// module_mini_cpu
module module_mini_cpu(
    input clk,               
    input rst,               
    input power,             
    input send,              
    input [17:0] switches,   
    output wire [7:0] data,  
    output wire rs,          
    output wire rw,          
    output wire en,          
    output wire lcd_on,      
    output wire lcd_blon     
);
For scale: about 4100 cells after synthesis, ~430 flip-flops.
==> flow/config.mk <==
export PLATFORM = sky130hd
export DESIGN_NAME = module_mini_cpu
export DESIGN_NICKNAME = module_mini_cpu
export VERILOG_FILES = /design/flow/design.v
export SDC_FILE = /design/flow/constraint.sdc
export NUM_CORES = 4
export LEC_CHECK = 0
export CAP_MARGIN = 15
export CORE_MARGIN = 2
export CORE_UTILIZATION = 68
export CTS_CLUSTER_SIZE = 41
export SETUP_SLACK_MARGIN = 3.39
export SLEW_MARGIN = 20
==> flow/constraint.sdc <==
create_clock -name core_clock -period 14.4 [get_ports {clk}]
set_input_delay 2.8800 -clock core_clock [delete_from_list [all_inputs] [get_ports {clk}]]
set_output_delay 2.8800 -clock core_clock [all_outputs]
set_load 0.01 [all_outputs]
run.sh (not shown) runs the stock make flow with config.mk's settings and CLKGATE_MAP_FILE=.
The starting point went through all stages and came out clean.
Then changed:
- CAP_MARGIN: 15 -> 20
- CORE_UTILIZATION: 68 -> 71
- CTS_CLUSTER_SIZE: 41 -> 13
- PLACE_DENSITY_LB_ADDON: not set -> 0.02
- SETUP_SLACK_MARGIN: 3.39 -> 2.76
- clock period: 14.4 -> 10.8 ns (I/O delays scaled with it)
Outcome: Now the flow aborted during 5_1_grt (GRT-0232); die size came out lower by 4.2%; synthesized area does not change; synthesized cell count does not change.
Then changed:
- CORE_UTILIZATION: 71 -> 72
- CTS_CLUSTER_SIZE: 13 -> not set
- MAX_ROUTING_LAYER: not set -> met4
- PLACE_DENSITY_LB_ADDON: 0.02 -> not set
- SETUP_SLACK_MARGIN: 2.76 -> 1.37
- clock period: 10.8 -> 13.8 ns (I/O delays scaled with it)
Now the flow produced a layout that fails on setup timing.
Synthesized area does not change.
Die size fell by about 1.4%.
Synthesized cell count does not change.
Then changed:
- CORE_UTILIZATION: 72 -> 71
- CTS_CLUSTER_SIZE: not set -> 13
- MAX_ROUTING_LAYER: met4 -> not set
- PLACE_DENSITY_LB_ADDON: not set -> 0.02
- SETUP_SLACK_MARGIN: 1.37 -> not set
- clock period: 13.8 -> 16.3 ns (I/O delays scaled with it)
The changed run ran to the end with no violations.
Cell area falls by a little under a tenth.
Count of clock-buffer cells in the layout fell by 2.
Non-clock buffer count came out lower by 214.
Via count went down by roughly a tenth.
Die size increases slightly.
Clock power goes down by a quarter to a third.
Then changed:
- CORE_UTILIZATION: 71 -> 65
- CTS_CLUSTER_SIZE: 13 -> not set
- PLACE_DENSITY: not set -> 0.6
- PLACE_DENSITY_LB_ADDON: 0.02 -> not set
- clock period: 16.3 -> 14.7 ns (I/O delays scaled with it)
What happened: Routed wire length is higher slightly; via count decreases slightly; maximum frequency climbs by roughly a tenth; final cell count went up by a few percent; non-clock buffer count went up by 61; total power went up by roughly a tenth; synthesized area stays the same; count of clock-buffer cells in the layout went up by 9; worst setup slack degrades by 0.25 ns; hold slack stays flat.

* * *

module_mini_cpu again, from the RTL that the note above started with.
export LEC_CHECK = 0
export CAP_MARGIN = 20
export CELL_PAD_IN_SITES_DETAIL_PLACEMENT = 2
export CORE_MARGIN = 2
export CORE_UTILIZATION = 47
export CTS_CLUSTER_SIZE = 26
export MAX_ROUTING_LAYER = met4
export MIN_ROUTING_LAYER = met2
export PLACE_DENSITY = 0.67
export SLEW_MARGIN = 20
create_clock -name core_clock -period 30.2 [get_ports {clk}]
The first run failed in 5_1_grt (GRT-0116).
Edit:
CELL_PAD_IN_SITES_DETAIL_PLACEMENT = not set   (was 2)
CORE_UTILIZATION = 40   (was 47)
CTS_CLUSTER_SIZE = not set   (was 26)
MAX_ROUTING_LAYER = not set   (was met4)
MIN_ROUTING_LAYER = not set   (was met2)
PLACE_DENSITY = 0.6   (was 0.67)
clock period = 18.2 ns   (was 30.2 ns; I/O delays follow)
The changed run produced a clean layout.
Area after synthesis does not change.
Die area climbs by 17%.
Synthesized cell count stays the same.
Edit:
SETUP_SLACK_MARGIN = 1.98   (was not set)
After rerunning: First-iteration DRC count goes down by about 4.3%; clock skew is about the same; non-clock buffer count goes up by 17; cell area goes up by about 0.8%; worst setup slack improved by 1.4 ns; via count is about the same; global-route usage stays flat; sequential power is about the same; synthesized cell count is unchanged; wire length stays flat.

* * *

## run A
Starting RTL as in the previous note.
Design module_mini_cpu, start of the top module:
module module_mini_cpu(
    input clk,               
    input rst,               
    input power,             
    input send,              
    input [17:0] switches,   
    output wire [7:0] data,  
    output wire rs,          
    output wire rw,          
    output wire en,          
    output wire lcd_on,      
    output wire lcd_blon     
);
make LEC_CHECK=0 ABC_AREA=1 CAP_MARGIN=20 CORE_MARGIN=2 CORE_UTILIZATION=71 CTS_CLUSTER_DIAMETER=321 CTS_CLUSTER_SIZE=13 PLACE_DENSITY_LB_ADDON=0.02 SETUP_SLACK_MARGIN=2.81 SLEW_MARGIN=20 finish   # period 16.3 ns
The inputs of run B differ from those of run A as listed below.
- an added PLACE_DENSITY of 0.6
- a deleted ABC_AREA that had been 1
- a change of CTS_CLUSTER_DIAMETER from 321 to 298
- a change of CORE_UTILIZATION from 71 to 65
- a deleted PLACE_DENSITY_LB_ADDON that had been 0.02
- a deleted CTS_CLUSTER_SIZE that had been 13
- a deleted SETUP_SLACK_MARGIN that had been 2.81
- a change of the clock period (ns, I/O delays scaled along) from 16.3 to 13.2
Results
Comparing run B and run A, the higher share of the clock period used by the worst path is on run B.
Compared with run A, in run B design area rose by 4500 um2, stage delay of the slowest cell on the critical path rose 0.03 ns, die size has increased.
Delta(minimum period implied by the final worst setup slack, run B - run A) > 0
Summary: clock power, run B worse than run A
Of the two values seen for end point of the critical path, lcd_inst.line2[14][2]$_SDFFE_PN0P_ was produced by run B and lcd_inst.line2[12][4]$_SDFFE_PN0P_ by run A.
Compared with run A, run B degrades pre-CTS setup slack.
Max power spent charging and discharging nets across run B and run A: run B
The layout from run B, despite a flow that completed every stage, fails the layout checks, with the failing checks listed as negative setup slack.
~same global-route usage in run B and run A
Here is what was changed in the inputs of run C compared with run B.
- CTS_CLUSTER_SIZE now 35, previously not set
- PLACE_DENSITY no longer set, was 0.6
- CTS_CLUSTER_DIAMETER no longer set, was 298
- CORE_UTILIZATION now 72, was 65
- the clock period (ns, I/O delays scaled along) now 14.4, was 13.2
Against run B, run C reports a areal power density over the cells that is lower.
Taking run B as the reference, in run C hold slack moved up; setup TNS moved up; power moved down.
Re setup slack: run C is 0.81 ns up on run B.
Between run B and run C, number of global-route vias before repair increased.
Compared run C vs run B, and starting DRC count in detailed routing is up in run C.
Routed wire in run C totals less than in run B.
Run C vs. run B: total global routing track utilization +2.6 points; number of buffers on the longest clock path ~0 delta.
Run C ended with every stage complete and zero timing, DRC or antenna violations.
#### Input delta (run D over run C)
- SETUP_SLACK_MARGIN: unset -> 1.63
- ABC_AREA: unset -> 1
- PLACE_DENSITY: unset -> 0.4
- CTS_CLUSTER_DIAMETER: unset -> 199
- CTS_CLUSTER_SIZE: 35 -> 99
- the clock period (ns, I/O delays scaled along): 14.4 -> 5.48
[summary]
- Run D got as far as 5_1_grt, where a tool error ended the run.
- On die area: run D sits below run C.
- Sort run C and run D by floorplan row count asc -> top: run D
- Run D against run C: number of distinct library cells after synthesis -29; area fraction in compound gates after synthesis has decreased.
- [run D] total cells reported by yosys after synthesis rose about 24% relative to run C
- Run D vs run C: synthesized cell area down by a few percent
> inputs changed (run D -> run E)
- PLACE_DENSITY changed from 0.4 to 0.6
- CTS_CLUSTER_SIZE removed (was 99)
- CORE_UTILIZATION changed from 72 to 69
- SETUP_SLACK_MARGIN removed (was 1.63)
- CTS_CLUSTER_DIAMETER changed from 199 to 298
- the clock period (ns, I/O delays scaled along) changed from 5.48 to 11.5
==> comparison <==
- Run E finished every step from synthesis to the final layout, and the layout passed the timing, design-rule and antenna checks.
- [compare] base=run D new=run E: worst slack at placement shows an increase of 4.70 ns; die width increased about 2%; post-CTS setup buffer count went down.
- Relative to run D, number of gates given a new drive strength after cts decreased by 166 in run E.
Power figures rest on the tool's default switching activity, not on a simulated workload.
